===== design/flow/design.v =====
`timescale 1ns / 1ps
module scrambler
 #(parameter WIDTH = 32,
   parameter SEED = 7'b1111111)
  (input aclk,
   input aresetn,
   input [WIDTH-1:0] s_axis_tdata,
   input [3:0] s_axis_tuser,
   input s_axis_tvalid,
   output s_axis_tready,
   input s_axis_tlast,
   output reg [WIDTH-1:0] m_axis_tdata,
   output reg [3:0] m_axis_tuser,
   output reg m_axis_tvalid,
   input m_axis_tready,
   output reg m_axis_tlast);
  localparam TAIL_MASK = {{7{1'b0}}, {(WIDTH-7){1'b1}}};
  wire axis_tready_int = m_axis_tready;
  assign s_axis_tready = axis_tready_int;
  wire m_handshake = m_axis_tvalid && axis_tready_int;
  wire s_handshake = s_axis_tvalid && axis_tready_int;
  reg [6:0] lfsr;
  wire [WIDTH-1:0] fb;
  genvar i;
  generate
    for (i = 0; i < WIDTH; i = i + 1) begin : gen_feedback
      if (i < 4)
        assign fb[i] = lfsr[i+3] ^ lfsr[i];
      else if (i < 7)
        assign fb[i] = lfsr[i] ^ fb[i-4];
      else
        assign fb[i] = fb[i-7] ^ fb[i-4];
    end
  endgenerate
  always @(posedge aclk)
    if (~aresetn) begin
      m_axis_tdata <= {WIDTH{1'b0}};
      m_axis_tuser <= 4'h0;
      m_axis_tlast <= 1'b0;
      m_axis_tvalid <= 1'b0;
    end
    else if (s_handshake) begin
      if (s_axis_tlast)
        m_axis_tdata <= (s_axis_tdata ^ fb) & TAIL_MASK;
      else
        m_axis_tdata <= s_axis_tdata ^ fb;
      m_axis_tuser <= s_axis_tuser;
      m_axis_tlast <= s_axis_tlast;
      m_axis_tvalid <= 1'b1;
    end
    else if (m_handshake)
      m_axis_tvalid <= 1'b0;
  always @(posedge aclk)
    if (~aresetn)
      lfsr <= SEED;
    else if (s_handshake)
      lfsr <= fb[WIDTH-1:WIDTH-7];
endmodule
`timescale 1ns / 1ps
module encoder
 #(parameter WIDTH = 24)
  (input aclk,
   input aresetn,
   input [WIDTH-1:0] s_axis_tdata,
   input [3:0] s_axis_tuser,
   input s_axis_tvalid,
   output s_axis_tready,
   input s_axis_tlast,
   output reg [2*WIDTH-1:0] m_axis_tdata,
   output reg [3:0] m_axis_tuser,
   output reg m_axis_tvalid,
   input m_axis_tready,
   output reg m_axis_tlast);
  localparam HISTSIZE = 6;
  wire axis_tready_int = m_axis_tready;
  assign s_axis_tready = axis_tready_int;
  wire m_handshake = m_axis_tvalid && axis_tready_int;
  wire s_handshake = s_axis_tvalid && axis_tready_int;
  reg [2*WIDTH-1:0] m_axis_tdata_int;
  wire [WIDTH-1:0] g0;
  wire [WIDTH-1:0] g1;
  wire [2*WIDTH-1:0] hr;
  wire [2*WIDTH-1:0] tfr;
  wire [2*WIDTH-1:0] ttr;
  reg [HISTSIZE-1:0] history;
  wire [WIDTH+HISTSIZE-1:0] operand = {s_axis_tdata, history};
  genvar i;
  generate
    for (i = 0; i < WIDTH; i = i + 1) begin : gen_poly
      assign g0[i] = operand[i+6] ^ operand[i+4] ^ operand[i+3] ^ operand[i+1] ^ operand[i];
      assign g1[i] = g0[i] ^ operand[i+5] ^ operand[i+1];
    end
    for (i = 0; i < 2*WIDTH-1; i = i + 2) begin : gen_half_rate
      assign hr[i]   = g0[i/2];
      assign hr[i+1] = g1[i/2];
    end
    for (i = 0; i < 3*WIDTH/2-2; i = i + 3) begin : gen_two_thirds
      assign ttr[i]   = g0[2*(i/3)];
      assign ttr[i+1] = g1[2*(i/3)];
      assign ttr[i+2] = g0[2*(i/3)+1];
    end
    for (i = 0; i < 4*WIDTH/3-3; i = i + 4) begin : gen_three_fourths
      assign tfr[i]   = g0[i-i/4];
      assign tfr[i+1] = g1[i-i/4];
      assign tfr[i+2] = g0[i-i/4+1];
      assign tfr[i+3] = g1[i-i/4+2];
    end
  endgenerate
  assign ttr[2*WIDTH-1:3*WIDTH/2] = 0;
  assign tfr[2*WIDTH-1:4*WIDTH/3] = 0;
  always @*
    case (s_axis_tuser)
      4'b1111, 4'b0111, 4'b1011, 4'b0011:
        m_axis_tdata_int = tfr;
      4'b0001:
        m_axis_tdata_int = ttr;
      default:
        m_axis_tdata_int = hr;
    endcase
  always @(posedge aclk)
    if (~aresetn) begin
      m_axis_tdata <= {2*WIDTH{1'b0}};
      m_axis_tuser <= 4'h0;
      m_axis_tlast <= 1'b0;
      m_axis_tvalid <= 1'b0;
    end
    else if (s_handshake) begin
      m_axis_tdata <= m_axis_tdata_int;
      m_axis_tuser <= s_axis_tuser;
      m_axis_tlast <= s_axis_tlast;
      m_axis_tvalid <= 1'b1;
    end
    else if (m_handshake)
      m_axis_tvalid <= 1'b0;
  always @(posedge aclk)
    if (~aresetn)
      history <= {HISTSIZE{1'b0}};
    else if (s_handshake)
      history <= s_axis_tdata[WIDTH-1:WIDTH-HISTSIZE];
endmodule
`timescale 1ns / 1ps
module system
  #(parameter WIDTH = 24)
   (input aclk,
    input aresetn,
    input [WIDTH-1:0] s_axis_tdata,
    input s_axis_tvalid,
    output s_axis_tready,
    input s_axis_tlast,
    input [3:0] s_axis_tuser,
    output [2*WIDTH-1:0] m_axis_tdata,
    output m_axis_tvalid,
    input m_axis_tready,
    output m_axis_tlast,
    output [3:0] m_axis_tuser);
    localparam SEED = 7'b1011101;
    wire [WIDTH-1:0] s2e_tdata;
    wire s2e_tvalid;
    wire s2e_tready;
    wire s2e_tlast;
    wire [3:0] s2e_tuser;
    scrambler #(.WIDTH(WIDTH), .SEED(SEED)) scrambler_i(
        .aclk(aclk),
        .aresetn(aresetn),
        .s_axis_tdata(s_axis_tdata),
        .s_axis_tvalid(s_axis_tvalid),
        .s_axis_tready(s_axis_tready),
        .s_axis_tuser(s_axis_tuser),
        .s_axis_tlast(s_axis_tlast),
        .m_axis_tdata(s2e_tdata),
        .m_axis_tvalid(s2e_tvalid),
        .m_axis_tready(s2e_tready),
        .m_axis_tuser(s2e_tuser),
        .m_axis_tlast(s2e_tlast)
    );
    encoder #(.WIDTH(WIDTH)) encoder_i(
        .aclk(aclk),
        .aresetn(aresetn),
        .s_axis_tdata(s2e_tdata),
        .s_axis_tvalid(s2e_tvalid),
        .s_axis_tready(s2e_tready),
        .s_axis_tuser(s2e_tuser),
        .s_axis_tlast(s2e_tlast),
        .m_axis_tdata(m_axis_tdata),
        .m_axis_tvalid(m_axis_tvalid),
        .m_axis_tready(m_axis_tready),
        .m_axis_tuser(m_axis_tuser),
        .m_axis_tlast(m_axis_tlast)
    );
endmodule

===== design/flow/config.mk =====
export PLATFORM = sky130hd
export DESIGN_NAME = system
export DESIGN_NICKNAME = system
export VERILOG_FILES = /design/flow/design.v
export SDC_FILE = /design/flow/constraint.sdc
export NUM_CORES = 4
export LEC_CHECK = 0
export CAP_MARGIN = 20
export CELL_PAD_IN_SITES_GLOBAL_PLACEMENT = 2
export CORE_MARGIN = 2
export CORE_UTILIZATION = 40
export SLEW_MARGIN = 20

===== design/flow/run.sh =====
#!/bin/bash
# the make line also repeats each setting of config.mk as NAME=value (left out here)
make -C /OpenROAD-flow-scripts/flow DESIGN_CONFIG=/design/flow/config.mk WORK_HOME=/design/flow/orfs CLKGATE_MAP_FILE= finish

===== design/flow/constraint.sdc =====
create_clock -name core_clock -period 3.65 [get_ports {aclk}]
set_input_delay 0.7300 -clock core_clock [delete_from_list [all_inputs] [get_ports {aclk}]]
set_output_delay 0.7300 -clock core_clock [all_outputs]
set_load 0.01 [all_outputs]

==> run summary, run 1 <==
fresh numbers from the pnr run: CTS Hold Bufs 0, post-route ant nets 0, vias 4604, Post-CTS Setup Inserts 0, CTS sink cnt slightly below 100, first-pass GRT wire length 26500 um, Complex Gates by Area around 18%, drt via density about 5.5, Die Size approximately 0.016 mm^2, top area contributor share between 30% and 40%, clock buffers created by TritonCTS 9, Worst Path Arrival approximately 1.9 ns, total grt overflow 0, I/O pin total between 80 and 90, Biggest consumer registers, nets between 600 and 700, FF-to-FF Start scrambler_i.m_axis_tuser[1]$_SDFFE_PN0P_, Comb power frac around a third, library cells used by synthesis approximately 50, yosys stat area 0.00606 mm^2, status finished clean, Critical Path Sink s_axis_tready, pin count of the biggest net entering global routing approximately 47, Final Setup Violations 0, Req. time, crit path approximately 2.9 ns, Final Hold Violating Endpoints 0, ys flops between 90 and 100, worst min-delay path class reg -> reg, Reg2Reg Depth 4, synth cell count leaders dfxtp_1, nand2_1, a21oi_1, xnor2_1, xnor3_1, Synth area leader dfxtp_1, DRC 0, # H-tree levels 3, Synth logic family XOR/XNOR gates, register share after synthesis ~32%, RSZ-0062 raised after global routing no, Post-synth EDFFs 0, Die X approximately 130 um, initial DRC count approximately 340, Resized Gates After CTS 0, Max Cap Viol 0, Insertion Delay late pin about 0.36 ns, vias in the first global route approximately 4600, dpl hpwl around 12000 um, die span in y about 130 um, yosys stat cell total roughly 600, worst setup path category in -> out, NetSw roughly 1100 uW, Peak supply drop roughly 0.25 mV, post-synthesis mux area share 0.165%, clock slew at reported path FFs roughly 0.070 ns, drt wl/cell ~20 um, Pre-antenna DRT Iters 5, Floorplan Nets roughly 650, ys async rst share 0%, XOR/XNOR Area Share 34.3%, crit path max-delay cell type clkdlybuf4s50_1, setup TNS 0 ns, worst hold margin about 0.45 ns, Final period util ~72%, CTS tree done, Hold Crit Endpoint encoder_i.m_axis_tdata[0]$_SDFFE_PN0P_, Lkg Pwr ~0.0029 uW, Pint 2320 uW, Basic Gates by Area ~10%, Core Region 0.0146 mm^2, Adders+Majority by Area 0%, n_diodes 0, area grow syn2layout 19.8%, maximum clock rate roughly 380 MHz, CP Cell Sequence clkdlybuf4s50_1 -> clkdlybuf4s50_1, synth warn 2, CP delay by family, top buffers and inverters, Clock Skews 0.00690 ns, Switching Share between 30% and 40%, Cell Area, Synth 0.00606 mm^2, Seq pwr share a little over a third, Post-synth top flop dfxtp_1, Synth area leaders dfxtp_1, xnor3_1, xnor2_1, Min-Delay Path Depth 2, power density over the cells 469 mW/mm^2, WP buf/inv 2, endpoint class of the critical path primary output, GP Congestion roughly 0.82, initial antenna violation count 0, Synth top cell by count dfxtp_1, crit path from m_axis_tready, Clock Power Share between 30% and 40%, Total GRT Usage a little over a fifth, CP Launch Type input pin, Crit Path Max Fanout 8, Crit. path cell count 2, HP Start encoder_i.m_axis_tdata[0]$_SDFFE_PN0P_, P_seq ~1200 uW, I/O Buffers approximately 87, Clk power around 1100 uW, pins over their slew limit 0, tool warnings 28, FF-to-FF End encoder_i.m_axis_tdata[22]$_SDFFE_PN0P_, Init Core Util ~41%, max_slew headroom roughly two fifths, Slew @ Worst Pin approximately 0.90 ns, CTS root buf clkbuf_16, P_comb around 1100 uW, Crit path top cell by count clkdlybuf4s50_1, CP peak stage delay approximately 0.60 ns, FP Rows approximately 44, flop2flop setup slack roughly 1.4 ns, CTS max path bufs 2, Synth Instances a little over 600, final WL 16800 um, Tmin final approximately 2.6 ns, Mean Syn Cell Area about 10 um^2, Pwr Total around 3400 uW
## stage by stage
stage                     instances  utilization, %  cell area [um^2]  worst slack [ns]
after floorplan                 613               -              6060              1.87
after global placement          825            47.4              6930              1.02
after detailed placement        825            47.4              6930              1.00
after CTS                       841            49.6              7260              1.01
after global routing            841            49.6              7260             0.986
final                           841            49.6              7260              1.01
## area by class of cell
class | instances | area (um^2)
fill | 1391 | 7380
multi-input combinational | 445 | 3790
sequential | 97 | 1940
timing repair buffer | 98 | 966
clock buffer | 10 | 239
tap | 184 | 230
clock inverter | 6 | 90.1
inverter | 1 | 3.75
## per-layer routing
metal  wire length [um]  track usage (%)
met5                  0                0
met3                704             3.27
met2               7330             33.0
met4                228             6.21
met1               8580             31.1
==> inputs of run 2 (changes only) <==
ABC_AREA = 0   (was not set)
CELL_PAD_IN_SITES_GLOBAL_PLACEMENT = not set   (was 2)
CORE_UTILIZATION = 66   (was 40)
HOLD_SLACK_MARGIN = -0.09   (was not set)
SETUP_SLACK_MARGIN = 0.48   (was not set)
clock period = 1.81 ns   (was 3.65 ns; I/O delays follow)
==> run 2 against run 1 <==
Net effect:
- area after synthesis did not move
- the run now fails in 4_1_cts
- die area decreased by 38%
- synthesized cell count did not move
==> run summary, run 2 <==
run metrics: Synth Instances 613 (unchanged), ys async rst share 0% (unchanged), Basic Gates by Area 10.2% (unchanged), Synth logic family XOR/XNOR gates, library cells used by synthesis 50 (unchanged), status stopped before the end, stop err [ERROR DPL-0038] Utilization greater than 100%, impossible to legalize, Synth area leader dfxtp_1, yosys stat cell total 613 (unchanged), XOR/XNOR Area Share 34.3% (unchanged), Core Region 0.00881 mm^2 (-40%), I/O Buffers 87 (unchanged), Mean Syn Cell Area 9.89 um^2 (unchanged), post-synthesis mux area share 0.165% (unchanged), Synth area leaders dfxtp_1, xnor3_1, xnor2_1, die span in y 99.8 um (-21%), stopping stage 4_1_cts, dpl hpwl 14100 um (+18%), Die X 99.8 um (-21%), post-placement cell area 0.00783 mm^2 (+13%), Complex Gates by Area 17.8% (unchanged), Die Size 0.00997 mm^2 (-38%), Floorplan Nets 646 (unchanged), synth cell count leaders dfxtp_1, nand2_1, a21oi_1, xnor2_1, xnor3_1, Synth top cell by count dfxtp_1, synth warn 2 (unchanged), I/O pin total 88 (unchanged), Post-synth EDFFs 0 (unchanged), register share after synthesis 32.0% (unchanged), yosys stat area 0.00606 mm^2 (unchanged), Init Core Util 68.8% (+27 points), Post-synth top flop dfxtp_1, FP Rows 34 (-23%), ys flops 97 (unchanged), GP Congestion 0.933 (+14%), Cell Area, Synth 0.00606 mm^2 (unchanged), top area contributor share 32.0% (unchanged), Adders+Majority by Area 0% (unchanged)
==> run 2: per-stage QoR <==
step | cells | setup WS, ns | power (uW) | setup TNS [ns] | hold slack (ns)
after floorplan | 613 | 0.249 | 4320 | 0 | 0.432
after global placement | 817 | -0.168 | 5050 | -2.05 | 0.443
after detailed placement | 817 | -0.177 | 5140 | -7.55 | 0.444
==> inputs of run 3 (changes only) <==
ABC_AREA = 1   (was 0)
CORE_UTILIZATION = 72   (was 66)
CTS_CLUSTER_DIAMETER = 232   (was not set)
CTS_CLUSTER_SIZE = 71   (was not set)
GPL_TIMING_DRIVEN = 1   (was not set)
HOLD_SLACK_MARGIN = not set   (was -0.09)
MAX_ROUTING_LAYER = met4   (was not set)
PLACE_DENSITY_LB_ADDON = 0.02   (was not set)
SETUP_SLACK_MARGIN = -0.13   (was 0.48)
TNS_END_PERCENT = 75   (was not set)
clock period = 2.11 ns   (was 1.81 ns; I/O delays follow)
==> run 3 against run 2 <==
Net effect:
- area after synthesis is 1.5% higher
- now clean on timing, DRC and antenna
- die area is 6.7% lower
- synthesized cell count is 45% higher
==> run summary, run 3 <==
fresh numbers from the pnr run: crit path max-delay cell type dfxtp_1, Pint slightly above 3000 uW, P_seq 2080 uW, # fillers 469, worst min-delay path class reg -> reg, status finished clean, Min-Delay Path Depth 2, Synth area leader dfxtp_1, Inst Count DP 1052 (+29%), Seq pwr share roughly 40%, Synth logic family simple AND/OR/NAND/NOR gates, Peak supply drop 0.538 mV, clock slew at reported path FFs approximately 0.10 ns, Resized Gates After CTS 0, CTS tree done, Post-CTS Setup Inserts 0, register share after synthesis 31.6% (-0.48 points), Comb power frac between 30% and 40%, Post-synth top flop dfxtp_1, tool warnings 26, WP buf/inv 1, clock buffers created by TritonCTS 9, nets ~1000, CP Launch Type register, vias in the first global route roughly 6000, Tmin final roughly 2.0 ns, GP Congestion 1.06 (+14%), worst setup margin ~0.088 ns, Crit. path cell count 10, # H-tree levels 3, maximum clock rate 495 MHz, initial DRC count just over 700, Hold Crit Endpoint encoder_i.m_axis_tdata[41]$_SDFFE_PN0P_, vias ~6300, CP Cell Sequence inv_1 -> nand2_1 -> nand2_1 -> xor2_1 -> xor2_1 -> nand2_1 -> nand3_1 -> nand2_1 -> nor2_1 -> nor2_1, FF-to-FF Start scrambler_i.m_axis_tdata[18]$_SDFFE_PN0P_, drt wl/cell roughly 16 um, DRC 0, CP peak stage delay ~0.56 ns, Init Core Util 74.5% (+5.7 points), Die Size 0.00930 mm^2 (-6.7%), post-route insts no fill approximately 1100, final WL between 15000 and 20000 um, Max Cap Viol 0, FP Rows 33 (-2.9%), power density over the cells 720 mW/mm^2, CTS root buf clkbuf_8, P_comb about 2000 uW, top area contributor share 31.6% (-0.48 points), Core Region 0.00826 mm^2 (-6.2%), Biggest consumer registers, Reg2Reg Depth 10, ys flops 97 (unchanged), dpl ws 0.0413 ns (+0.218 ns), CTS sink cnt between 90 and 100, Comb area approximately 0.0036 mm^2, dpl hpwl 12900 um (-8.7%), Crit Path Max Fanout 6, Post-synth EDFFs 0 (unchanged), max_slew headroom slightly below 70%, pins over their slew limit 0, library cells used by synthesis 35 (-30%), post-route ant nets 0, Switching Share 40.3%, I/O pin total 88 (unchanged), yosys stat area 0.00615 mm^2 (+1.5%), Crit path top cell by count nand2_1, endpoint class of the critical path register, I/O Buffers 87 (unchanged), n_diodes 0, ys async rst share 0% (unchanged), Mean Syn Cell Area 6.93 um^2 (-30%), worst setup path category reg -> reg, pin count of the biggest net entering global routing about 44, drt via density slightly below 6, Req. time, crit path 2.38 ns, Synth area leaders dfxtp_1, nand2_1, xor2_1, Final Setup Violations 0, Cell Area, Synth 0.00615 mm^2 (+1.5%), Total GRT Usage between 30% and 40%, flop2flop setup slack 0.09 ns, total grt overflow 0, Final Hold Violating Endpoints 0, Die X 96.4 um (-3.4%), die span in y 96.4 um (-3.4%), FF-to-FF End encoder_i.m_axis_tdata[31]$_SDFFE_PN0P_, area grow syn2layout 17.9%, yosys stat cell total 888 (+45%), Pre-antenna DRT Iters 9, XOR/XNOR Area Share 18.2% (-16 points), Final period util between 90 and 100%, first-pass GRT wire length around 28000 um, synth cell count leaders nand2_1, dfxtp_1, inv_1, o21ai_0, nor2_1, Floorplan Nets 921 (+43%), initial antenna violation count 0, Synth top cell by count nand2_1, Basic Gates by Area 26.8% (+17 points), Lkg Pwr around 0.0033 uW, FF/Latch Area ~0.0019 mm^2, CTS max path bufs 2, CP delay by family, top simple AND/OR/NAND/NOR gates, NetSw roughly 2100 uW, Synth Instances 888 (+45%), Critical Path Sink encoder_i.m_axis_tdata[31]$_SDFFE_PN0P_, Pwr Total 5220 uW, Slew @ Worst Pin 0.488 ns, Complex Gates by Area 13.7% (-4.1 points), HP Start encoder_i.m_axis_tdata[41]$_SDFFE_PN0P_, crit path from scrambler_i.m_axis_tdata[18]$_SDFFE_PN0P_, Clock Skews 0.0170 ns, Worst Path Arrival about 2.3 ns, post-synthesis mux area share 0% (-0.17 points), CTS Hold Bufs 0, Clock Power Share ~22%, Clk power around 1100 uW, Insertion Delay late pin ~0.37 ns, synth warn 2 (unchanged), Adders+Majority by Area 0% (unchanged)
-- run 3: final cells by class --
| class | instances | area share [%] |
|---|---|---|
| Clock inverter | 6 | 0.725 |
| Tap cell | 105 | 1.81 |
| Clock buffer | 9 | 1.71 |
| Sequential cell | 97 | 26.8 |
| Inverter | 86 | 4.49 |
| Multi-Input combinational cell | 653 | 49.8 |
| Timing Repair Buffer | 111 | 14.7 |
-- run 3: per-stage QoR --
| step | hold slack, ns | util, % | instance area, um^2 | setup TNS, ns |
|---|---|---|---|---|
| after floorplan | 0.439 | - | 6150 | 0 |
| after global placement | 0.451 | 85.7 | 7080 | 0 |
| after detailed placement | 0.460 | 85.7 | 7080 | 0 |
| after CTS | 0.475 | 87.8 | 7250 | 0 |
| after global routing | 0.499 | 87.8 | 7250 | -0.0272 |
| final | 0.477 | 87.8 | 7250 | 0 |
-- run 3: routing by layer --
layer	vias to the layer above	global-route usage [%]	routed length (um)
met3	125	7.68	1800
met4	0	20.3	1010
met1	2826	45.9	6490
met5	-	-	0
met2	462	65.3	8260
li1	2936	-	-
==> inputs of run 4 (changes only) <==
ABC_AREA = 0   (was 1)
CAP_MARGIN = 40   (was 20)
CTS_CLUSTER_SIZE = 15   (was 71)
HOLD_SLACK_MARGIN = 0.29   (was not set)
PLACE_DENSITY_LB_ADDON = 0.09   (was 0.02)
SETUP_SLACK_MARGIN = 0.24   (was -0.13)
==> run 4 against run 3 <==
Net effect:
- cell area increased by 1.8%
- highest routed layer unchanged
- core utilization rose by 2.5 points
- sequential power is 2% higher
- flip-flop count did not move
- critical path depth decreased by 5
- maximum frequency up 4.9%
- critical path type unchanged
- largest power group is now combinational logic
- worst hold slack got worse by 0.014 ns
- final cell count fell by 26%
- clock power rose by about 10%
- combinational power up 7%
- area after synthesis fell by 1.5%
==> run summary, run 4 <==
fresh numbers from the pnr run: I/O pin total 88 (unchanged), Hold Crit Endpoint encoder_i.m_axis_tuser[2]$_SDFFE_PN0P_, HP Start encoder_i.m_axis_tuser[2]$_SDFFE_PN0P_, Die Size 0.00917 mm^2 (-1.4%), pins over their slew limit 0 (unchanged), flop2flop setup slack 0.18 ns (+0.10 ns), Cell Area, Synth 0.00606 mm^2 (-1.5%), worst setup margin 0.184 ns (+0.0953 ns), Peak supply drop 0.492 mV (-8.5%), Pre-antenna DRT Iters 7 (-2), CTS Hold Bufs 0 (unchanged), clock buffers created by TritonCTS 9 (unchanged), ys async rst share 0% (unchanged), Reg2Reg Depth 5 (-5), Tmin final 1.93 ns (-0.0953 ns), maximum clock rate 519 MHz (+4.9%), Worst Path Arrival 2.17 ns (-0.12 ns), Comb power frac 38.4% (about the same), status finished clean, Die X 95.8 um (-0.72%), Min-Delay Path Depth 2 (unchanged), CTS sink cnt 97 (unchanged), Core Util, Final 90.3% (+2.5 points), NetSw 1960 uW (-7.1%), synth warn 2 (unchanged), setup TNS 0 ns (unchanged), worst min-delay path class reg -> reg, RSZ-0062 raised after global routing yes, top area contributor share 32.0% (+0.48 points), crit path max-delay cell type xor3_1, clock slew at reported path FFs 0.10 ns (about the same), die span in y 95.8 um (-0.72%), Floorplan Nets 646 (-30%), tool warnings 28 (+7.7%), Final Setup Violations 0 (unchanged), crit path from scrambler_i.m_axis_tdata[11]$_SDFFE_PN0P_, GP Congestion 0.901 (-15%), Seq pwr share 38.1% (-1.8 points), register share after synthesis 32.0% (+0.48 points), I/O Buffers 87 (unchanged), CTS max path bufs 2 (unchanged), Final Hold Violating Endpoints 0 (unchanged), pin count of the biggest net entering global routing 54 (+23%), max_slew headroom 66.4% (-1.0 points), Mean Syn Cell Area 9.89 um^2 (+43%), nets 708 (-29%), Clock Power Share 23.6% (+1.8 points), Clk power 1310 uW (+10%), yosys stat cell total 613 (-31%), Max Cap Viol 0 (unchanged), FF-to-FF Start scrambler_i.m_axis_tdata[11]$_SDFFE_PN0P_, dpl ws 0.108 ns (+0.0670 ns), DRC 0 (unchanged), WP buf/inv 1 (unchanged), worst setup path category reg -> reg, XOR/XNOR Area Share 34.3% (+16 points), vias in the first global route 4913 (-18%), Slew @ Worst Pin 0.502 ns (+0.0135 ns), power density over the cells 755 mW/mm^2 (+5.0%), FF-to-FF End encoder_i.m_axis_tdata[28]$_SDFFE_PN0P_, CP Cell Sequence buf_4 -> xor2_1 -> xor3_1 -> a22oi_1 -> o22ai_1, synth cell count leaders dfxtp_1, nand2_1, a21oi_1, xnor2_1, xnor3_1, CP peak stage delay 0.45 ns (-0.11 ns), Pint 3620 uW (+16%), CTS root buf clkbuf_8, Switching Share 35.1% (-5.3 points), drt via density 6.87 (+15%), Synth area leader dfxtp_1, library cells used by synthesis 50 (+43%), n_diodes 0 (unchanged), drt wl/cell 24.3 um (+48%), # H-tree levels 3 (unchanged), initial DRC count 861 (+21%), Biggest consumer combinational logic, Synth top cell by count dfxtp_1, Insertion Delay late pin 0.38 ns (about the same), Synth Instances 613 (-31%), Total GRT Usage 40.5% (+0.91 points), FP Rows 33 (unchanged), initial antenna violation count 0 (unchanged), dpl hpwl 11400 um (-12%), CP Launch Type register, ys flops 97 (unchanged), Crit. path cell count 5 (-5), Post-synth top flop dfxtp_1, vias 5393 (-15%), CTS tree done, final WL 19100 um (+8.8%), Lkg Pwr 0.00296 uW (-9.0%), Post-synth EDFFs 0 (unchanged), total grt overflow 0 (unchanged), yosys stat area 0.00606 mm^2 (-1.5%), post-route ant nets 0 (unchanged), Init Core Util 74.1% (-0.38 points), Crit Path Max Fanout 6 (unchanged), P_comb 2140 uW (+7%), Adders+Majority by Area 0% (unchanged), Synth area leaders dfxtp_1, xnor3_1, xnor2_1, Req. time, crit path 2.35 ns (-0.03 ns), P_seq 2120 uW (+2%), CP delay by family, top XOR/XNOR gates, Final period util 91.3% (-4.5 points), endpoint class of the critical path register, Critical Path Sink encoder_i.m_axis_tdata[28]$_SDFFE_PN0P_, Clock Skews 0.0124 ns (-0.00452 ns), first-pass GRT wire length 26800 um (-3.3%), Core Region 0.00818 mm^2 (-1.0%), Synth logic family XOR/XNOR gates, post-synthesis mux area share 0.165% (+0.17 points), area grow syn2layout 21.8%, Basic Gates by Area 10.2% (-17 points), Complex Gates by Area 17.8% (+4.1 points)
-- run 4: stage by stage --
step	cells	hold WS, ns	power (uW)	cell area (um^2)
CTS	782	0.460	5390	7270
floorplan	613	0.432	3540	6060
finish	785	0.463	5580	7380
global route	785	0.488	5710	7380
detailed placement	766	0.446	4070	7050
global placement	766	0.441	4020	7050
-- run 4: area by class of cell --
type	instances	area [um^2]
inverters	1	3.75
repair buffers	121	1200
fillers	341	795
flip-flops and latches	97	1970
clock buffers	10	138
well taps	105	131
clock inverters	6	72.6
multi-input cells	445	3870
-- run 4: timing repair --
action / 4_1_cts / 5_1_grt
endpoints found under the setup margin: 11 / 20
pin swaps: 0 / 2
buffers inserted: 0 / 3
gates resized: 6 / 24
-- run 4: layer usage --
layer	up-vias	wire length (um)	global-route usage [%]
li1	2269	-	-
met1	2492	7120	54.6
met2	523	8660	63.3
met3	109	2300	5.32
met4	0	1030	14.5
met5	-	0	-
==> inputs of run 5 (changes only) <==
ABC_AREA = not set   (was 0)
CAP_MARGIN = 20   (was 40)
CORE_ASPECT_RATIO = 1.77   (was not set)
CTS_CLUSTER_DIAMETER = not set   (was 232)
CTS_CLUSTER_SIZE = 32   (was 15)
GPL_ROUTABILITY_DRIVEN = 0   (was not set)
GPL_TIMING_DRIVEN = not set   (was 1)
HOLD_SLACK_MARGIN = not set   (was 0.29)
MAX_ROUTING_LAYER = not set   (was met4)
PLACE_DENSITY_LB_ADDON = 0.23   (was 0.09)
SETUP_SLACK_MARGIN = 0.44   (was 0.24)
SLEW_MARGIN = 30   (was 20)
TNS_END_PERCENT = 55   (was 75)
clock period = 2.08 ns   (was 2.11 ns; I/O delays follow)
==> run 5 against run 4 <==
Net effect:
- the run now fails in 4_1_cts
- synthesized cell count did not move
- die area rose by 0.32%
- area after synthesis unchanged
==> run summary, run 5 <==
run metrics: stop err [ERROR DPL-0033] detailed placement checks failed during check placement., Basic Gates by Area 10.2% (unchanged), die span in y 126 um (+32%), register share after synthesis 32.0% (unchanged), I/O Buffers 87 (unchanged), Complex Gates by Area 17.8% (unchanged), synth cell count leaders dfxtp_1, nand2_1, a21oi_1, xnor2_1, xnor3_1, FP Rows 44 (+33%), synth warn 2 (unchanged), Die X 73.0 um (-24%), yosys stat cell total 613 (unchanged), Core Region 0.00820 mm^2 (+0.34%), Floorplan Nets 646 (unchanged), I/O pin total 88 (unchanged), Die Size 0.00920 mm^2 (+0.32%), top area contributor share 32.0% (unchanged), Synth logic family XOR/XNOR gates, library cells used by synthesis 50 (unchanged), Mean Syn Cell Area 9.89 um^2 (unchanged), Synth Instances 613 (unchanged), Synth area leader dfxtp_1, Synth top cell by count dfxtp_1, XOR/XNOR Area Share 34.3% (unchanged), dpl hpwl 12600 um (+11%), Cell Area, Synth 0.00606 mm^2 (unchanged), ys flops 97 (unchanged), Adders+Majority by Area 0% (unchanged), ys async rst share 0% (unchanged), Synth area leaders dfxtp_1, xnor3_1, xnor2_1, status stopped before the end, Post-synth EDFFs 0 (unchanged), post-synthesis mux area share 0.165% (unchanged), Post-synth top flop dfxtp_1, dpl ws 0.0820 ns (-0.0262 ns), yosys stat area 0.00606 mm^2 (unchanged), Init Core Util 73.9% (-0.25 points), stopping stage 4_1_cts
[run 5: through the flow]
step | std cells | util, % | hold slack [ns] | cell area (um^2) | power (uW)
3_3_place_gp | 762 | 86.5 | 0.443 | 7090 | 4110
2_1_floorplan | 613 | - | 0.432 | 6070 | 3590
3_5_place_dp | 762 | 86.5 | 0.446 | 7090 | 4170
==> inputs of run 6 (changes only) <==
ABC_AREA = 1   (was not set)
CAP_MARGIN = 10   (was 20)
CELL_PAD_IN_SITES_GLOBAL_PLACEMENT = 0   (was not set)
CORE_ASPECT_RATIO = not set   (was 1.77)
CORE_UTILIZATION = 46   (was 72)
CTS_CLUSTER_DIAMETER = 122   (was not set)
CTS_CLUSTER_SIZE = not set   (was 32)
GPL_TIMING_DRIVEN = 0   (was not set)
MAX_ROUTING_LAYER = met5   (was not set)
PLACE_DENSITY_LB_ADDON = 0.19   (was 0.23)
SETUP_SLACK_MARGIN = not set   (was 0.44)
SLEW_MARGIN = 20   (was 30)
TNS_END_PERCENT = not set   (was 55)
clock period = 1.58 ns   (was 2.08 ns; I/O delays follow)
==> run 6 against run 5 <==
Net effect:
- die area rose by 56%
- synthesized cell count rose by 45%
- the layout now fails its checks (negative setup slack)
- area after synthesis rose by 1.5%
==> run summary, run 6 <==
fresh numbers from the pnr run: Inst Count DP 1150 (+51%), I/O Buffers 86 (-1.1%), Basic Gates by Area 26.8% (+17 points), vias around 6600, Complex Gates by Area 13.7% (-4.1 points), dpl ws -0.866 ns (-0.948 ns), Core Region 0.0131 mm^2 (+60%), maximum clock rate approximately 570 MHz, status complete, but fails checks, Worst Path Arrival 1.94 ns, Cell Area, Synth 0.00615 mm^2 (+1.5%), post-placement cell area 0.00723 mm^2 (+2.0%), synth warn 2 (unchanged), worst setup path category reg -> reg, Post-synth top flop dfxtp_1, n_diodes 0, Final Hold Violating Endpoints 0, HP Start aresetn, flop2flop setup slack -0.16 ns, Adders+Majority by Area 0% (unchanged), Final period util 110%, Crit Path Max Fanout 5, die span in y 120 um (-5.1%), Pint roughly 5400 uW, CTS sink cnt 97, Final Setup Violations 13, Clock Skews around 0.012 ns, Switching Share between 30% and 40%, clock slew at reported path FFs ~0.07 ns, CTS root buf clkbuf_16, Design Area, Final 0.00917 mm^2, Critical Path Sink encoder_i.m_axis_tdata[25]$_SDFFE_PN0P_, Pre-antenna DRT Iters 6, Post-synth EDFFs 0 (unchanged), worst min-delay path class in -> reg, drt via density 5.36, NetSw roughly 3400 uW, area grow syn2layout 48.9%, nets roughly 1100, pin count of the biggest net entering global routing 16, first-pass GRT wire length between 20000 and 30000 um, Fail Reasons negative setup slack, yosys stat cell total 888 (+45%), Synth area leader dfxtp_1, CP Cell Sequence xnor2_4 -> xor2_4 -> buf_6 -> xnor3_2 -> nand2_1 -> a21oi_1, WP buf/inv 1, Biggest consumer combinational logic, library cells used by synthesis 35 (-30%), P_comb approximately 3900 uW, Crit. path cell count 6, ys flops 97 (unchanged), synth cell count leaders nand2_1, dfxtp_1, inv_1, o21ai_0, nor2_1, endpoint class of the critical path register, CP delay by family, top XOR/XNOR gates, CP Launch Type register, drt wl/cell between 15 and 20 um, CTS tree done, met1 Use GR between 30% and 40%, XOR/XNOR Area Share 18.2% (-16 points), post-route insts no fill 1227, Insertion Delay late pin 0.36 ns, final WL roughly 22000 um, Synth logic family simple AND/OR/NAND/NOR gates, Peak supply drop roughly 0.56 mV, Reg2Reg Depth 6, pins over their slew limit 0, initial DRC count 682, Pwr Total between 8000 and 9000 uW, post-synthesis mux area share 0% (-0.17 points), P_seq around 2700 uW, FP Rows 42 (-4.5%), RSZ-0062 raised after global routing yes, Comb power frac between 40% and 50%, Tmin final about 1.7 ns, Die Size 0.0143 mm^2 (+56%), post-route ant nets 0, initial antenna violation count 0, worst setup margin -0.163 ns, crit path from scrambler_i.m_axis_tdata[9]$_SDFFE_PN0P_, Synth top cell by count nand2_1, dpl hpwl 13800 um (+8.9%), ys async rst share 0% (unchanged), routing usage on met2 between 40% and 50%, power density over the cells 958 mW/mm^2, Clock Power Share 24.7%, Synth Instances 888 (+45%), clock buffers created by TritonCTS 9, FF-to-FF End encoder_i.m_axis_tdata[25]$_SDFFE_PN0P_, Max Cap Viol 0, Lkg Pwr about 0.0042 uW, DRC 0, crit path max-delay cell type dfxtp_2, GR Util met3 between 5 and 6%, total grt overflow 0, Floorplan Nets 921 (+43%), Synth area leaders dfxtp_1, nand2_1, xor2_1, Init Core Util 46.8% (-27 points), Req. time, crit path roughly 1.8 ns, max_slew headroom between 40% and 50%, Clk power 2170 uW, register share after synthesis 31.6% (-0.48 points), Slew @ Worst Pin slightly below 0.8 ns, GRT Max-Usage Layer met2, CTS max path bufs 2, Seq pwr share between 30% and 40%, Min-Delay Path Depth 3, Total GRT Usage a little over a quarter, # H-tree levels 3, Die X 120 um (+64%), FF-to-FF Start scrambler_i.m_axis_tdata[9]$_SDFFE_PN0P_, top area contributor share 31.6% (-0.48 points), Mean Syn Cell Area 6.93 um^2 (-30%), Hold Crit Endpoint encoder_i.m_axis_tdata[3]$_SDFFE_PN0P_, yosys stat area 0.00615 mm^2 (+1.5%), tool warnings 28, vias in the first global route between 5000 and 6000, I/O pin total 88 (unchanged), CP peak stage delay roughly 0.48 ns
-- run 6: per-layer routing --
layer  share of wire, %  vias up
met5                  0        -
met4                4.8        0
met3                8.5       85
met2                 49      361
met1                 38     3042
li1                   -     3094
-- run 6: final cells by class --
| cell class | count | area (um^2) |
|---|---|---|
| multi-input combinational | 653 | 4550 |
| fill | 1024 | 3970 |
| sequential | 97 | 2000 |
| timing repair buffer | 150 | 1400 |
| inverter | 86 | 357 |
| buffer | 49 | 352 |
| clock buffer | 12 | 267 |
| tap | 176 | 220 |
| clock inverter | 4 | 26.3 |
-- run 6: what timing repair did --
action	4_1_cts	5_1_grt
gates resized	95	214
pin swaps	19	89
endpoints found under the setup margin	90	85
buffers inserted	18	46
hold buffers	0	0
-- run 6: through the flow --
step                      TNS (ns)  hold WS, ns  util [%]
after CTS                  -0.0630        0.306      60.9
after detailed placement    -50.70        0.455      55.1
after global routing         -2.66        0.346      69.8
after floorplan                  0        0.439         -
after global placement      -50.33        0.451      55.1
final                       -0.522        0.319      69.8
==> inputs of run 7 (changes only) <==
CAP_MARGIN = 0   (was 10)
CELL_PAD_IN_SITES_GLOBAL_PLACEMENT = not set   (was 0)
CORE_ASPECT_RATIO = 0.69   (was not set)
CORE_UTILIZATION = 72   (was 46)
CTS_CLUSTER_DIAMETER = 371   (was 122)
CTS_CLUSTER_SIZE = 98   (was not set)
GPL_ROUTABILITY_DRIVEN = not set   (was 0)
GPL_TIMING_DRIVEN = not set   (was 0)
MAX_ROUTING_LAYER = not set   (was met5)
PLACE_DENSITY = 0.42   (was not set)
PLACE_DENSITY_LB_ADDON = not set   (was 0.19)
TNS_END_PERCENT = 5   (was not set)
clock period = 1.85 ns   (was 1.58 ns; I/O delays follow)
==> run 7 against run 6 <==
Net effect:
- sequential share of layout area increased by 3.8 points
- global-route usage increased by 24 points
- maximum frequency decreased by 18%
- non-clock buffer count decreased by 73
- routed wire length increased by 22%
- die area decreased by 35%
- worst hold slack improved by 0.16 ns
- critical endpoint is now encoder_i.m_axis_tdata[29]$_SDFFE_PN0P_
- critical path type unchanged
- the layout still fails its checks (negative setup slack)
- register-to-register slack got worse by 0.10 ns
- largest power group unchanged
==> run summary, run 7 <==
fresh numbers from the pnr run: dpl hpwl 14200 um (+3.2%), Comb power frac 38.1% (-6.0 points), CTS sink cnt 97 (unchanged), CP delay by family, top XOR/XNOR gates, HP Start encoder_i.m_axis_tdata[45]$_SDFFE_PN0P_, Adders+Majority by Area 0% (unchanged), I/O Buffers 87 (+1.2%), max_slew headroom 58.1% (+11 points), Synth area leaders dfxtp_1, nand2_1, xor2_1, vias in the first global route 7006 (+25%), nets 1006 (-6.8%), CP peak stage delay 0.46 ns (-0.02 ns), Biggest consumer combinational logic, RSZ-0062 raised after global routing yes, library cells used by synthesis 35 (unchanged), CP Cell Sequence inv_1 -> nand2_1 -> nand2_1 -> xor2_2 -> xor2_1 -> nand2_1 -> nand2_1 -> a21oi_1 -> a21oi_1, GP Congestion 1.05, Design Area, Final 0.00767 mm^2 (-16%), # H-tree levels 3 (unchanged), Req. time, crit path 2.16 ns (+0.38 ns), Insertion Delay late pin 0.38 ns (+0.02 ns), Basic Gates by Area 26.8% (unchanged), post-route ant nets 0 (unchanged), first-pass GRT wire length 35500 um (+23%), endpoint class of the critical path register, post-placement cell area 0.00725 mm^2 (+0.24%), Die X 115 um (-3.7%), DRC 0 (unchanged), flop2flop setup slack -0.26 ns (-0.10 ns), Lkg Pwr 0.00346 uW (-18%), Pint 4200 uW (-22%), drt via density 6.96 (+30%), CTS tree done, Reg2Reg Depth 9 (+3), Total GRT Usage 50.0% (+24 points), Crit. path cell count 9 (+3), post-route insts no fill 1095 (-11%), worst setup path category reg -> reg, tool warnings 29 (+3.6%), CTS root buf clkbuf_16, NetSw 2940 uW (-12%), Synth top cell by count nand2_1, Mean Syn Cell Area 6.93 um^2 (unchanged), Inst Count DP 1078 (-6.3%), Min-Delay Path Depth 2 (-1), FP Rows 27 (-36%), Worst Path Arrival 2.43 ns (+0.49 ns), synth cell count leaders nand2_1, dfxtp_1, inv_1, o21ai_0, nor2_1, Clock Power Share 28.3% (+3.6 points), clock slew at reported path FFs 0.09 ns (+0.02 ns), pins over their slew limit 0 (unchanged), Tmin final 2.11 ns (+0.371 ns), synth warn 2 (unchanged), vias 7623 (+16%), worst setup margin -0.264 ns (-0.101 ns), initial DRC count 2029 (+200%), Crit path top cell by count nand2_1, FF-to-FF End encoder_i.m_axis_tdata[29]$_SDFFE_PN0P_, Seq pwr share 33.6% (+2.4 points), Cell Area, Synth 0.00615 mm^2 (unchanged), Synth logic family simple AND/OR/NAND/NOR gates, Core Region 0.00814 mm^2 (-38%), yosys stat area 0.00615 mm^2 (unchanged), Die Size 0.00931 mm^2 (-35%), Pre-antenna DRT Iters 22 (+16), pin count of the biggest net entering global routing 47 (+31), CP Launch Type register, crit path max-delay cell type xor2_2, Floorplan Nets 921 (unchanged), Post-synth top flop dfxtp_1, Peak supply drop 0.703 mV (+25%), setup TNS -2.48 ns (-1.96 ns), XOR/XNOR Area Share 18.2% (unchanged), total grt overflow 0 (unchanged), register share after synthesis 31.6% (unchanged), Critical Path Sink encoder_i.m_axis_tdata[29]$_SDFFE_PN0P_, Slew @ Worst Pin 0.627 ns (-0.167 ns), Complex Gates by Area 13.7% (unchanged), P_comb 2720 uW (-30%), Post-synth EDFFs 0 (unchanged), Clock Skews 0.0247 ns (+0.0125 ns), Hold Crit Endpoint encoder_i.m_axis_tdata[45]$_SDFFE_PN0P_, Init Core Util 75.6% (+29 points), WP buf/inv 1 (unchanged), post-synthesis mux area share 0% (unchanged), status complete, but fails checks, Synth Instances 888 (unchanged), CTS Hold Bufs 0 (unchanged), drt wl/cell 24.1 um (+37%), Crit Path Max Fanout 4 (-1), clock buffers created by TritonCTS 9 (unchanged), Synth area leader dfxtp_1, FF-to-FF Start scrambler_i.m_axis_tdata[12]$_SDFFE_PN0P_, I/O pin total 88 (unchanged), Final Setup Violations 26 (+13), CTS max path bufs 2 (unchanged), ys flops 97 (unchanged), final WL 26400 um (+22%), initial antenna violation count 1 (+1), Final Hold Violating Endpoints 0 (unchanged), area grow syn2layout 24.7%, Clk power 2020 uW (-7%), die span in y 80.8 um (-32%), P_seq 2400 uW (-12%), crit path from scrambler_i.m_axis_tdata[12]$_SDFFE_PN0P_, Pwr Total 7140 uW (-19%), Switching Share 41.2% (+2.9 points), power density over the cells 931 mW/mm^2 (-2.8%), maximum clock rate 473 MHz (-18%), top area contributor share 31.6% (unchanged), Max Cap Viol 0 (unchanged), Fail Reasons negative setup slack, worst min-delay path class reg -> reg, ys async rst share 0% (unchanged), Post-CTS Setup Inserts 0 (-18), yosys stat cell total 888 (unchanged), Final period util 114% (+4.0 points)
[run 7: through the flow]
| step | utilization, % | hold WS (ns) | setup slack, ns |
|---|---|---|---|
| 2_1_floorplan | - | 0.439 | 0.382 |
| 3_3_place_gp | 89.1 | 0.446 | -0.0250 |
| 3_5_place_dp | 89.1 | 0.450 | -0.134 |
| 4_1_cts | 92.9 | 0.461 | 0.000272 |
| 5_1_grt | 94.3 | 0.501 | -0.315 |
| 6_report | 94.3 | 0.481 | -0.264 |
[run 7: timing repair]
item,in CTS,in global routing
cloned,0,0
endpoints found under the setup margin,3,39
pin swaps,0,0
gates resized,6,26
[run 7: final cells by class]
cell class              instances  area [um^2]
fillers                       258          468
inverters                      86          325
multi-input cells             653         3700
well taps                     116          145
diodes                          1         2.50
repair buffers                126         1230
clock buffers                  10          229
clock inverters                 6         72.6
flip-flops and latches         97         1970
[run 7: per-layer routing]
metal	share of wire [%]	GRT usage, %
met1	32	57.8
met3	17	19.6
met5	0.33	0
met4	10	33.0
met2	41	77.9
==> inputs of run 8 (changes only) <==
CAP_MARGIN = 20   (was 0)
CORE_ASPECT_RATIO = not set   (was 0.69)
CORE_UTILIZATION = 68   (was 72)
CTS_CLUSTER_DIAMETER = not set   (was 371)
CTS_CLUSTER_SIZE = not set   (was 98)
PLACE_DENSITY = not set   (was 0.42)
TNS_END_PERCENT = not set   (was 5)
clock period = 3.14 ns   (was 1.85 ns; I/O delays follow)
==> run 8 against run 7 <==
Net effect:
- now clean on timing, DRC and antenna
- maximum frequency decreased by 14%
- die area grew 5.5%
- critical endpoint is now encoder_i.m_axis_tdata[32]$_SDFFE_PN0P_
- combinational power is 53% lower
- clock power decreased by 56%
- clock skew down 0.0060 ns
- via count shrank 20%
- final cell count is 3.7% lower
- area after synthesis stayed put
==> run summary, run 8 <==
fresh numbers from the pnr run: setup TNS 0 ns (+2.48 ns), Synth logic family simple AND/OR/NAND/NOR gates, Synth Instances 888 (unchanged), ys flops 97 (unchanged), yosys stat area 0.00615 mm^2 (unchanged), # fillers 602 (+130%), post-route insts no fill 1054 (-3.7%), Adders+Majority by Area 0% (unchanged), Design Area, Final 0.00716 mm^2 (-6.7%), Slew @ Worst Pin 0.837 ns (+0.209 ns), area grow syn2layout 16.3%, nets 974 (-3.2%), HP Start scrambler_i.m_axis_tvalid$_SDFFE_PN0P_, Final Hold Violating Endpoints 0 (unchanged), final WL 16900 um (-36%), Crit Path Max Fanout 20 (+16), crit path from scrambler_i.m_axis_tuser[0]$_SDFFE_PN0P_, vias in the first global route 5791 (-17%), Hold Crit Endpoint scrambler_i.m_axis_tvalid$_SDFFE_PN0P_, CTS root buf clkbuf_8, Synth top cell by count nand2_1, Max Cap Viol 0 (unchanged), DRC 0 (unchanged), Lkg Pwr 0.00320 uW (-7.4%), flop2flop setup slack 0.69 ns (+0.96 ns), Post-synth top flop dfxtp_1, Req. time, crit path 3.48 ns (+1.32 ns), worst min-delay path class reg -> reg, Final Setup Violations 0 (-100%), status finished clean, initial DRC count 590 (-71%), post-route ant nets 0 (unchanged), I/O pin total 88 (unchanged), FP Rows 34 (+26%), Basic Gates by Area 26.8% (unchanged), Synth area leader dfxtp_1, pins over their slew limit 0 (unchanged), Critical Path Sink encoder_i.m_axis_tdata[32]$_SDFFE_PN0P_, ys async rst share 0% (unchanged), GP Congestion 0.962 (-8.1%), Total GRT Usage 34.6% (-15 points), synth warn 2 (unchanged), CTS tree done, Final period util 78.0% (-36 points), CP delay by family, top simple AND/OR/NAND/NOR gates, Pre-antenna DRT Iters 6 (-73%), Worst Path Arrival 2.79 ns (+0.36 ns), Resized Gates After CTS 0 (-6), post-placement cell area 0.00694 mm^2 (-4.3%), Synth area leaders dfxtp_1, nand2_1, xor2_1, dpl ws 0.809 ns (+0.943 ns), CP Launch Type register, # H-tree levels 3 (unchanged), I/O Buffers 87 (unchanged), n_diodes 0 (-1), Cell Area, Synth 0.00615 mm^2 (unchanged), NetSw 1410 uW (-52%), Pint 2180 uW (-48%), CTS max path bufs 2 (unchanged), Clk power 893 uW (-56%), Post-CTS Setup Inserts 0 (unchanged), dpl hpwl 12600 um (-12%), vias 6132 (-20%), register share after synthesis 31.6% (unchanged), clock slew at reported path FFs 0.11 ns (+0.02 ns), CTS Hold Bufs 0 (unchanged), P_seq 1410 uW (-41%), Tmin final 2.45 ns (+0.334 ns), pin count of the biggest net entering global routing 49 (+4.3%), Die X 99.1 um (-14%), Clock Power Share 24.9% (-3.4 points), yosys stat cell total 888 (unchanged), XOR/XNOR Area Share 18.2% (unchanged), Switching Share 39.4% (-1.8 points), Inst Count DP 1038 (-3.7%), Comb power frac 35.9% (-2.2 points), Pwr Total 3590 uW (-50%), worst setup path category reg -> reg, FF/Latch Area 0.00194 mm^2 (-1.3%), die span in y 99.1 um (+23%), drt via density 5.82 (-16%), post-synthesis mux area share 0% (unchanged), Crit. path cell count 9 (unchanged), P_comb 1290 uW (-53%), maximum clock rate 408 MHz (-14%), Die Size 0.00983 mm^2 (+5.5%), drt wl/cell 16.0 um (-34%), Clock Skews 0.0187 ns (-0.00601 ns), top area contributor share 31.6% (unchanged), Mean Syn Cell Area 6.93 um^2 (unchanged), Complex Gates by Area 13.7% (unchanged), tool warnings 28 (-3.4%), Reg2Reg Depth 9 (unchanged), Insertion Delay late pin 0.38 ns (about the same), initial antenna violation count 0 (-1), Peak supply drop 0.320 mV (-54%), crit path max-delay cell type nor2_4, Biggest consumer registers, endpoint class of the critical path register, Min-Delay Path Depth 2 (unchanged), synth cell count leaders nand2_1, dfxtp_1, inv_1, o21ai_0, nor2_1, Post-synth EDFFs 0 (unchanged), power density over the cells 501 mW/mm^2 (-46%), max_slew headroom 44.1% (-14 points), total grt overflow 0 (unchanged), CTS sink cnt 97 (unchanged), Core Region 0.00876 mm^2 (+7.6%), CP peak stage delay 0.53 ns (+0.07 ns), FF-to-FF Start scrambler_i.m_axis_tuser[0]$_SDFFE_PN0P_, clock buffers created by TritonCTS 9 (unchanged), FF-to-FF End encoder_i.m_axis_tdata[32]$_SDFFE_PN0P_, Seq pwr share 39.2% (+5.6 points), Floorplan Nets 921 (unchanged), Comb area 0.00361 mm^2 (-2.4%), library cells used by synthesis 35 (unchanged), worst setup margin 0.691 ns (+0.956 ns), RSZ-0062 raised after global routing no, CP Cell Sequence nand2_1 -> inv_1 -> nor2_4 -> nand2_2 -> inv_2 -> a22oi_1 -> o21ai_0 -> nand2_1 -> inv_1, first-pass GRT wire length 27200 um (-23%), WP buf/inv 3 (+2), Init Core Util 70.2% (-5.4 points)
==> run 8: per-stage QoR <==
stage	utilization, %	hold WS [ns]
after floorplan	-	0.439
after global placement	79.2	0.449
after detailed placement	79.2	0.457
after CTS	81.7	0.470
after global routing	81.7	0.494
final	81.7	0.471
==> run 8: area by class of cell <==
class,instances,area share [%]
Clock inverter,7,1.33
Timing Repair Buffer,94,12.9
Sequential cell,97,27.1
Tap cell,108,1.89
Multi-Input combinational cell,653,50.5
Inverter,86,4.54
Clock buffer,9,1.73
==> run 8: layer usage <==
| layer | part of all wire, % | track usage, % |
|---|---|---|
| met3 | 8.2 | 6.32 |
| met4 | 2.7 | 13.5 |
| met2 | 50 | 60.5 |
| met5 | 0 | 0 |
| met1 | 39 | 42.3 |
==> inputs of run 9 (changes only) <==
ABC_AREA = not set   (was 1)
CORE_UTILIZATION = 72   (was 68)
SETUP_SLACK_MARGIN = 0.13   (was not set)
TNS_END_PERCENT = 10   (was not set)
clock period = 2.07 ns   (was 3.14 ns; I/O delays follow)
==> run 9 against run 8 <==
Net effect:
- maximum frequency rose by 24%
- flip-flop count unchanged
- sequential share of layout area down 0.57 points
- via count fell by 17%
- critical path depth decreased by 5
- clock power rose by 35%
- critical path type unchanged
- highest routed layer unchanged
==> run summary, run 9 <==
fresh numbers from the pnr run: status finished clean, CP peak stage delay 0.50 ns (-0.03 ns), dpl hpwl 11300 um (-9.6%), endpoint class of the critical path register, Synth area leader dfxtp_1, CP Launch Type register, vias 5116 (-17%), Insertion Delay late pin 0.38 ns (about the same), DRC 0 (unchanged), total grt overflow 0 (unchanged), Seq pwr share 39.2% (about the same), CTS root buf clkbuf_8, Reg2Reg Depth 4 (-5), NetSw 1910 uW (+36%), P_seq 2130 uW (+51%), maximum clock rate 505 MHz (+24%), yosys stat cell total 613 (-31%), synth cell count leaders dfxtp_1, nand2_1, a21oi_1, xnor2_1, xnor3_1, post-route ant nets 0 (unchanged), clock slew at reported path FFs 0.11 ns (about the same), die span in y 95.8 um (-3.4%), Cell Area, Synth 0.00606 mm^2 (-1.5%), CTS sink cnt 97 (unchanged), max_slew headroom 68.5% (+24 points), Clock Power Share 22.2% (-2.7 points), synth warn 2 (unchanged), post-synthesis mux area share 0.165% (+0.17 points), Final Setup Violations 0 (unchanged), Total GRT Usage 36.9% (+2.3 points), Comb power frac 38.6% (+2.7 points), n_diodes 0 (unchanged), P_comb 2100 uW (+63%), worst setup path category reg -> reg, I/O Buffers 87 (unchanged), library cells used by synthesis 50 (+43%), Pre-antenna DRT Iters 8 (+2), Biggest consumer registers, WP buf/inv 0 (-3), Peak supply drop 0.572 mV (+79%), final WL 17000 um (+0.90%), Mean Syn Cell Area 9.89 um^2 (+43%), Min-Delay Path Depth 2 (unchanged), Post-CTS Setup Inserts 0 (unchanged), RSZ-0062 raised after global routing yes, area grow syn2layout 21.0%, I/O pin total 88 (unchanged), drt via density 6.47 (+11%), HP Start encoder_i.m_axis_tdata[1]$_SDFFE_PN0P_, CTS tree done, Slew @ Worst Pin 0.469 ns (-0.368 ns), CP Cell Sequence xor2_1 -> xnor3_1 -> a222oi_1 -> a21oi_1, Clock Skews 0.0105 ns (-0.00821 ns), clock buffers created by TritonCTS 9 (unchanged), CP delay by family, top XOR/XNOR gates, Pwr Total 5450 uW (+52%), crit path from scrambler_i.m_axis_tdata[11]$_SDFFE_PN0P_, top area contributor share 32.0% (+0.48 points), FP Rows 33 (-2.9%), GP Congestion 0.918 (-4.5%), Final period util 95.6% (+18 points), tool warnings 29 (+3.6%), Tmin final 1.98 ns (-0.470 ns), Post-synth EDFFs 0 (unchanged), # H-tree levels 3 (unchanged), Synth logic family XOR/XNOR gates, Pint 3530 uW (+62%), Floorplan Nets 646 (-30%), Critical Path Sink encoder_i.m_axis_tdata[19]$_SDFFE_PN0P_, Synth Instances 613 (-31%), initial DRC count 486 (-18%), drt wl/cell 21.5 um (+34%), Worst Path Arrival 2.23 ns (-0.56 ns), Core Region 0.00818 mm^2 (-6.7%), flop2flop setup slack 0.09 ns (-0.60 ns), Die Size 0.00917 mm^2 (-6.7%), Final Hold Violating Endpoints 0 (unchanged), yosys stat area 0.00606 mm^2 (-1.5%), Switching Share 35.1% (-4.2 points), Crit. path cell count 4 (-5), worst min-delay path class reg -> reg, XOR/XNOR Area Share 34.3% (+16 points), Lkg Pwr 0.00296 uW (-7.5%), nets 714 (-27%), Complex Gates by Area 17.8% (+4.1 points), Post-synth top flop dfxtp_1, setup TNS 0 ns (unchanged), pins over their slew limit 0 (unchanged), Max Cap Viol 0 (unchanged), Clk power 1210 uW (+35%), Basic Gates by Area 10.2% (-17 points), FF-to-FF End encoder_i.m_axis_tdata[19]$_SDFFE_PN0P_, power density over the cells 743 mW/mm^2 (+48%), Synth area leaders dfxtp_1, xnor3_1, xnor2_1, Crit Path Max Fanout 5 (-75%), vias in the first global route 4834 (-17%), Req. time, crit path 2.32 ns (-1.16 ns), Die X 95.8 um (-3.4%), register share after synthesis 32.0% (+0.48 points), Init Core Util 74.1% (+3.9 points), initial antenna violation count 0 (unchanged), ys async rst share 0% (unchanged), FF-to-FF Start scrambler_i.m_axis_tdata[11]$_SDFFE_PN0P_, Hold Crit Endpoint encoder_i.m_axis_tdata[1]$_SDFFE_PN0P_, crit path max-delay cell type dfxtp_1, ys flops 97 (unchanged), first-pass GRT wire length 25100 um (-7.5%), pin count of the biggest net entering global routing 47 (-4.1%), CTS max path bufs 2 (unchanged), Synth top cell by count dfxtp_1, Adders+Majority by Area 0% (unchanged)
==> run 9: layer usage <==
metal,vias up,GRT usage [%],part of all wire [%]
li1,2293,-,-
met1,2376,51.2,40
met2,385,56.4,47
met3,62,7.05,10
met4,0,17.1,3.1
met5,-,0,0
==> run 9: what timing repair did <==
item	CTS	global route
setup endpoints to repair	1	9
resized	1	5
hold buffers	0	0
pin swaps	0	1
==> run 9: cell type report <==
| type | count | area (um^2) |
|---|---|---|
| clock inverters | 7 | 61.3 |
| inverters | 1 | 3.75 |
| flip-flops and latches | 97 | 1950 |
| fillers | 379 | 845 |
| repair buffers | 127 | 1260 |
| clock buffers | 9 | 124 |
| well taps | 105 | 131 |
| multi-input cells | 445 | 3800 |
==> run 9: stage by stage <==
| step | worst slack [ns] | util, % | hold slack [ns] | cell area (um^2) | cells |
|---|---|---|---|---|---|
| after floorplan | 0.358 | - | 0.432 | 6060 | 613 |
| after global placement | 0.180 | 87.2 | 0.437 | 7130 | 775 |
| after detailed placement | 0.126 | 87.2 | 0.448 | 7130 | 775 |
| after CTS | 0.131 | 89.4 | 0.463 | 7310 | 791 |
| after global routing | 0.0270 | 89.7 | 0.477 | 7330 | 791 |
| final | 0.0913 | 89.7 | 0.465 | 7330 | 791 |
==> inputs of run 10 (changes only) <==
ABC_AREA = 1   (was not set)
CORE_UTILIZATION = 68   (was 72)
CTS_CLUSTER_SIZE = 98   (was not set)
SETUP_SLACK_MARGIN = not set   (was 0.13)
TNS_END_PERCENT = 5   (was 10)
clock period = 2.12 ns   (was 2.07 ns; I/O delays follow)
==> run 10 against run 9 <==
Net effect:
- still clean on timing, DRC and antenna
- register-to-register slack worse by 0.03 ns
- synthesized cell count is 45% higher
- non-clock buffer count is 21 lower
- sequential share of layout area is 0.095 points higher
- critical path type unchanged
- critical endpoint is now encoder_i.m_axis_tdata[7]$_SDFFE_PN0P_
- largest power group unchanged
==> run summary, run 10 <==
fresh numbers from the pnr run: GP Congestion 0.953 (+3.8%), DRC 0 (unchanged), area grow syn2layout 18.4%, crit path max-delay cell type dfxtp_1, CP Cell Sequence xor2_1 -> nand2_1 -> nand2_1 -> xor2_1 -> nand2_1 -> nand3_1 -> nand2_1 -> nor2_1 -> nor2_1, power density over the cells 740 mW/mm^2 (-0.44%), Synth area leaders dfxtp_1, nand2_1, xor2_1, drt via density 5.86 (-9.3%), Lkg Pwr 0.00327 uW (+11%), Insertion Delay late pin 0.39 ns (about the same), Core Region 0.00876 mm^2 (+7.2%), Min-Delay Path Depth 2 (unchanged), flop2flop setup slack 0.06 ns (-0.03 ns), Adders+Majority by Area 0% (unchanged), final WL 17700 um (+4.1%), Post-synth EDFFs 0 (unchanged), Synth top cell by count nand2_1, Final period util 97.0% (+1.4 points), die span in y 99.1 um (+3.5%), I/O Buffers 87 (unchanged), setup TNS 0 ns (unchanged), max_slew headroom 62.7% (-5.8 points), Biggest consumer registers, synth cell count leaders nand2_1, dfxtp_1, inv_1, o21ai_0, nor2_1, clock buffers created by TritonCTS 9 (unchanged), endpoint class of the critical path register, Complex Gates by Area 13.7% (-4.1 points), library cells used by synthesis 35 (-30%), FP Rows 34 (+3.0%), Pre-antenna DRT Iters 5 (-3), Tmin final 2.06 ns (+0.0774 ns), Total GRT Usage 36.3% (-0.56 points), Init Core Util 70.2% (-3.9 points), pins over their slew limit 0 (unchanged), vias in the first global route 5896 (+22%), Synth area leader dfxtp_1, Switching Share 39.8% (+4.7 points), clock slew at reported path FFs 0.11 ns (about the same), CP Launch Type register, maximum clock rate 486 MHz (-3.8%), Reg2Reg Depth 9 (+5), Die X 99.1 um (+3.5%), Resized Gates After CTS 0 (-1), Die Size 0.00983 mm^2 (+7.2%), vias 6251 (+22%), # H-tree levels 3 (unchanged), initial DRC count 514 (+5.8%), Seq pwr share 38.4% (-0.8 points), worst min-delay path class reg -> reg, Req. time, crit path 2.40 ns (+0.08 ns), WP buf/inv 0 (unchanged), Pint 3240 uW (-8.2%), Basic Gates by Area 26.8% (+17 points), yosys stat cell total 888 (+45%), Peak supply drop 0.409 mV (-28%), Mean Syn Cell Area 6.93 um^2 (-30%), RSZ-0062 raised after global routing no, Clock Skews 0.0195 ns (+0.00902 ns), top area contributor share 31.6% (-0.48 points), Clk power 1340 uW (+10%), CTS max path bufs 2 (unchanged), Hold Crit Endpoint encoder_i.m_axis_tvalid$_SDFFE_PN0P_, Synth logic family simple AND/OR/NAND/NOR gates, initial antenna violation count 0 (unchanged), post-route ant nets 0 (unchanged), Max Cap Viol 0 (unchanged), Crit Path Max Fanout 6 (+1), nets 986 (+38%), drt wl/cell 16.6 um (-23%), total grt overflow 0 (unchanged), worst setup path category reg -> reg, I/O pin total 88 (unchanged), Synth Instances 888 (+45%), Floorplan Nets 921 (+43%), Worst Path Arrival 2.34 ns (+0.11 ns), dpl ws 0.0413 ns (-0.0850 ns), dpl hpwl 13200 um (+16%), Comb power frac 36.8% (-1.8 points), P_comb 1980 uW (-6%), Crit path top cell by count nand2_1, Post-CTS Setup Inserts 0 (unchanged), CP peak stage delay 0.51 ns (about the same), worst setup margin 0.0639 ns (-0.0274 ns), XOR/XNOR Area Share 18.2% (-16 points), NetSw 2150 uW (+12%), Final Hold Violating Endpoints 0 (unchanged), CTS sink cnt 97 (unchanged), FF-to-FF Start scrambler_i.m_axis_tdata[0]$_SDFFE_PN0P_, Post-synth top flop dfxtp_1, tool warnings 28 (-3.4%), Slew @ Worst Pin 0.558 ns (+0.0895 ns), ys flops 97 (unchanged), FF-to-FF End encoder_i.m_axis_tdata[7]$_SDFFE_PN0P_, ys async rst share 0% (unchanged), CTS Hold Bufs 0 (unchanged), pin count of the biggest net entering global routing 44 (-6.4%), CTS tree done, yosys stat area 0.00615 mm^2 (+1.5%), CTS root buf clkbuf_8, n_diodes 0 (unchanged), CP delay by family, top simple AND/OR/NAND/NOR gates, Critical Path Sink encoder_i.m_axis_tdata[7]$_SDFFE_PN0P_, P_seq 2070 uW (-3%), register share after synthesis 31.6% (-0.48 points), crit path from scrambler_i.m_axis_tdata[0]$_SDFFE_PN0P_, Final Setup Violations 0 (unchanged), HP Start encoder_i.m_axis_tvalid$_SDFFE_PN0P_, first-pass GRT wire length 28400 um (+13%), status finished clean, Cell Area, Synth 0.00615 mm^2 (+1.5%), synth warn 2 (unchanged), Crit. path cell count 9 (+5), Clock Power Share 24.8% (+2.6 points), post-synthesis mux area share 0% (-0.17 points)
## run 10: layout make-up
type                    count  area, um^2
well taps                 108         135
clock buffers               9         124
inverters                  86         325
fillers                   598        1480
clock inverters             7        95.1
multi-input cells         653        3610
flip-flops and latches     97        1940
repair buffers            106        1050
## run 10: through the flow
stage | utilization [%] | instances | hold slack [ns] | instance area (um^2) | total power (uW)
after CTS | 83.1 | 1066 | 0.474 | 7290 | 5340
after global placement | 80.6 | 1050 | 0.450 | 7070 | 3960
after detailed placement | 80.6 | 1050 | 0.461 | 7070 | 4030
after global routing | 83.1 | 1066 | 0.483 | 7290 | 5630
final | 83.1 | 1066 | 0.474 | 7290 | 5390
after floorplan | - | 888 | 0.439 | 6150 | 3450
## run 10: layer usage
layer	global-route usage [%]	vias up	part of all wire, %
met5	0	-	0
met3	4.99	68	8.6
met4	16.1	0	3.8
li1	-	2918	-
met1	45.3	2894	39
met2	62.8	371	49
Power figures rest on the tool's default switching activity, not on a simulated workload.
